Setup of build 72:
## single_cycle_mips_32
module single_cycle_mips_32(clk, rst, imem_addr, imem_rdata, dmem_addr,
	dmem_wdata, dmem_we, dmem_rdata);
For scale: roughly 3700 cells after synthesis, ~1000 flip-flops, about 160 I/O pins, about 0.055 sq mm of cells after synthesis.
make LEC_CHECK=0 CAP_MARGIN=30 CELL_PAD_IN_SITES_GLOBAL_PLACEMENT=1 CORE_MARGIN=9 CORE_UTILIZATION=43 CTS_CLUSTER_SIZE=67 GPL_ROUTABILITY_DRIVEN=0 HOLD_SLACK_MARGIN=-0.09 MAX_ROUTING_LAYER=met4 SLEW_MARGIN=0 finish   # period 12.0 ns
run.sh (not shown) runs the stock make flow with config.mk's settings and CLKGATE_MAP_FILE=.
Build 72 did not stop at any stage, and its layout met the timing, DRC and antenna checks.
#### Input delta (build 98 over build 72)
==> flow/config.mk <==
export PLATFORM = sky130hd
export DESIGN_NAME = single_cycle_mips_32
export DESIGN_NICKNAME = single_cycle_mips_32
export VERILOG_FILES = /design/flow/design.v
export SDC_FILE = /design/flow/constraint.sdc
export NUM_CORES = 4
export LEC_CHECK = 0
export CAP_MARGIN = 20
export CORE_MARGIN = 2
export CORE_UTILIZATION = 65
export CTS_CLUSTER_SIZE = 44
export SETUP_SLACK_MARGIN = 1.77
export SLEW_MARGIN = 20
==> flow/constraint.sdc <==
create_clock -name core_clock -period 6.32 [get_ports {clk}]
set_input_delay 1.2640 -clock core_clock [delete_from_list [all_inputs] [get_ports {clk}]]
set_output_delay 1.2640 -clock core_clock [all_outputs]
set_load 0.01 [all_outputs]
## What came out
- The flow ended early for build 98: it failed with a tool error in global routing (5_1_grt).
- What build 72 reported for post-detailed-placement cell area has to be multiplied by 1.08 to get the figure for build 98.
- Looking at core outline area, build 98 sits about 34% below build 72.
- Per the comparison of build 98 with build 72, die boundary height now smaller; site row count now smaller; floorplan core density now larger; chip area now smaller.
The following lists how build 91 was set up differently from build 98:
--- a/flow/config.mk
+++ b/flow/config.mk
@@ -12 +12 @@
-export SETUP_SLACK_MARGIN = 1.77
+export PLACE_DENSITY_LB_ADDON = 0.0
==> flow/constraint.sdc <==
create_clock -name core_clock -period 6.33 [get_ports {clk}]
set_input_delay 1.2660 -clock core_clock [delete_from_list [all_inputs] [get_ports {clk}]]
set_output_delay 1.2660 -clock core_clock [all_outputs]
set_load 0.01 [all_outputs]
Results
- Build 98: it failed with a tool error in global routing (5_1_grt), so there are no final results.
- Build 91: aborted in global routing (5_1_grt) (tool error)
- Build 98 -> build 91: number of enable flip-flop cells delta 0, exact match
- Reported for build 91 and build 98, sink count of the clock tree turned out identical to the last digit.
- | detailed placement HPWL | higher: build 91 |
- Build 91 and build 98 ended up with nearly the same cell area after placement.
- Against build 98, build 91 comes in 4.6% lower on number of setup buffers added after CTS.
- Diff build 98 -> build 91 | number of buffers created by CTS | down slightly
- Diff build 91..build 98 | async set or reset register ratio after synthesis | unchanged
--- input diff build 91..build 97 ---
--- a/flow/config.mk
+++ b/flow/config.mk
@@ -10,3 +10 @@
-export CORE_UTILIZATION = 65
-export CTS_CLUSTER_SIZE = 44
-export PLACE_DENSITY_LB_ADDON = 0.0
+export CORE_UTILIZATION = 40
==> flow/constraint.sdc <==
create_clock -name core_clock -period 11.4 [get_ports {clk}]
set_input_delay 2.2800 -clock core_clock [delete_from_list [all_inputs] [get_ports {clk}]]
set_output_delay 2.2800 -clock core_clock [all_outputs]
set_load 0.01 [all_outputs]
--- outcome ---
- Build 97 finished every stage and its layout cleared the timing, DRC and antenna checks.
- As of build 97, instance area after placement had fallen by a little under 10% compared to build 91.
- Summary of build 97 over build 91: cts-stage hold buffer count did not really move; x dimension of the die went up; post-place setup slack went up; floorplan utilization went down.
- Compared with build 91, build 97 shows a post-placement cell count that is about 1% higher.
- The higher number of placement rows of build 97 and build 91 is in build 97.
- Against build 91, die area in build 97 came out worse.
Edits applied to the flow inputs when going from build 97 to build 6:
--- a/flow/config.mk
+++ b/flow/config.mk
@@ -10 +10,3 @@
-export CORE_UTILIZATION = 40
+export CORE_UTILIZATION = 65
+export CTS_CLUSTER_SIZE = 52
+export PLACE_DENSITY_LB_ADDON = 0.0
==> flow/constraint.sdc <==
create_clock -name core_clock -period 6.33 [get_ports {clk}]
set_input_delay 1.2660 -clock core_clock [delete_from_list [all_inputs] [get_ports {clk}]]
set_output_delay 1.2660 -clock core_clock [all_outputs]
set_load 0.01 [all_outputs]
## What came out
- Build 6 | ERROR | global routing (5_1_grt)
- Floorplan core area (build 6 vs. build 97) decreases by more than a quarter
- Taking build 97 over build 6, the number of placement rows ratio works out to 1.3.
- Build 6 — HPWL after detailed placement about 15% higher, build 97 as reference
- Comparing build 6 and build 97, the higher number of buffers created by CTS was measured on build 97.
- Per the comparison of build 6 with build 97, standard cell area after detailed placement now larger; horizontal die dimension down 21%; post-synthesis chip area from yosys about even.
- Going from build 97 to build 6, starting utilization of the core area +26 points, number of buffers inserted to repair setup after CTS +62, area enclosed by the die boundary -about 40%, height of the die -about 21%.
What build 84 does differently from build 6 at the input level:
--- a/flow/config.mk
+++ b/flow/config.mk
@@ -10,3 +10 @@
-export CORE_UTILIZATION = 65
-export CTS_CLUSTER_SIZE = 52
-export PLACE_DENSITY_LB_ADDON = 0.0
+export CORE_UTILIZATION = 28
==> flow/constraint.sdc <==
create_clock -name core_clock -period 13.3 [get_ports {clk}]
set_input_delay 2.6600 -clock core_clock [delete_from_list [all_inputs] [get_ports {clk}]]
set_output_delay 2.6600 -clock core_clock [all_outputs]
set_load 0.01 [all_outputs]
[summary]
- Build 84 went all the way through synthesis, placement and routing and the layout is clean on timing, DRC and antenna.
- Build 84 against build 6: number of instances resized during post-cts repair has decreased, synthesized cell count has remained practically unchanged, post-placement cell count has increased.
- Delta (build 84 minus build 6): worst setup slack before clock tree synthesis climbed 3.91 ns, die area went up by about 130%.

single_cycle_mips_32 again, from the RTL that the note above started with.
Settings: LEC_CHECK=0, CAP_MARGIN=20, CORE_MARGIN=7, CORE_UTILIZATION=40, HOLD_SLACK_MARGIN=0.05, SLEW_MARGIN=10, TNS_END_PERCENT=85; clock period 11.4 ns.
Then changed:
CORE_MARGIN = 2   (was 7)
CORE_UTILIZATION = 68   (was 40)
CTS_CLUSTER_DIAMETER = 367   (was not set)
CTS_CLUSTER_SIZE = 100   (was not set)
HOLD_SLACK_MARGIN = not set   (was 0.05)
PLACE_DENSITY = 0.38   (was not set)
SLEW_MARGIN = 20   (was 10)
TNS_END_PERCENT = 10   (was 85)
clock period = 6.44 ns   (was 11.4 ns; I/O delays follow)
Now the flow failed in global routing with GRT-0232.
Die area shrinks by about 44%.
Synthesized area is unchanged.
Synthesized cell count stays the same.
Then changed:
CORE_UTILIZATION = 40   (was 68)
CTS_CLUSTER_DIAMETER = not set   (was 367)
CTS_CLUSTER_SIZE = not set   (was 100)
PLACE_DENSITY = not set   (was 0.38)
TNS_END_PERCENT = not set   (was 10)
clock period = 12.0 ns   (was 6.44 ns; I/O delays follow)
Result: This time the run completed with no timing, DRC or antenna violations. Area after synthesis stays the same. Die area increases by 69%. Synthesized cell count stays the same.
Then changed:
CORE_UTILIZATION = 72   (was 40)
CTS_CLUSTER_DIAMETER = 258   (was not set)
PLACE_DENSITY = 0.36   (was not set)
SETUP_SLACK_MARGIN = 1.28   (was not set)
clock period = 4.36 ns   (was 12.0 ns; I/O delays follow)
Effect: With this change the flow failed in global routing (GRT-0116). Area after synthesis stays the same. Die size is lower by well over a third. Synthesized cell count is unchanged.
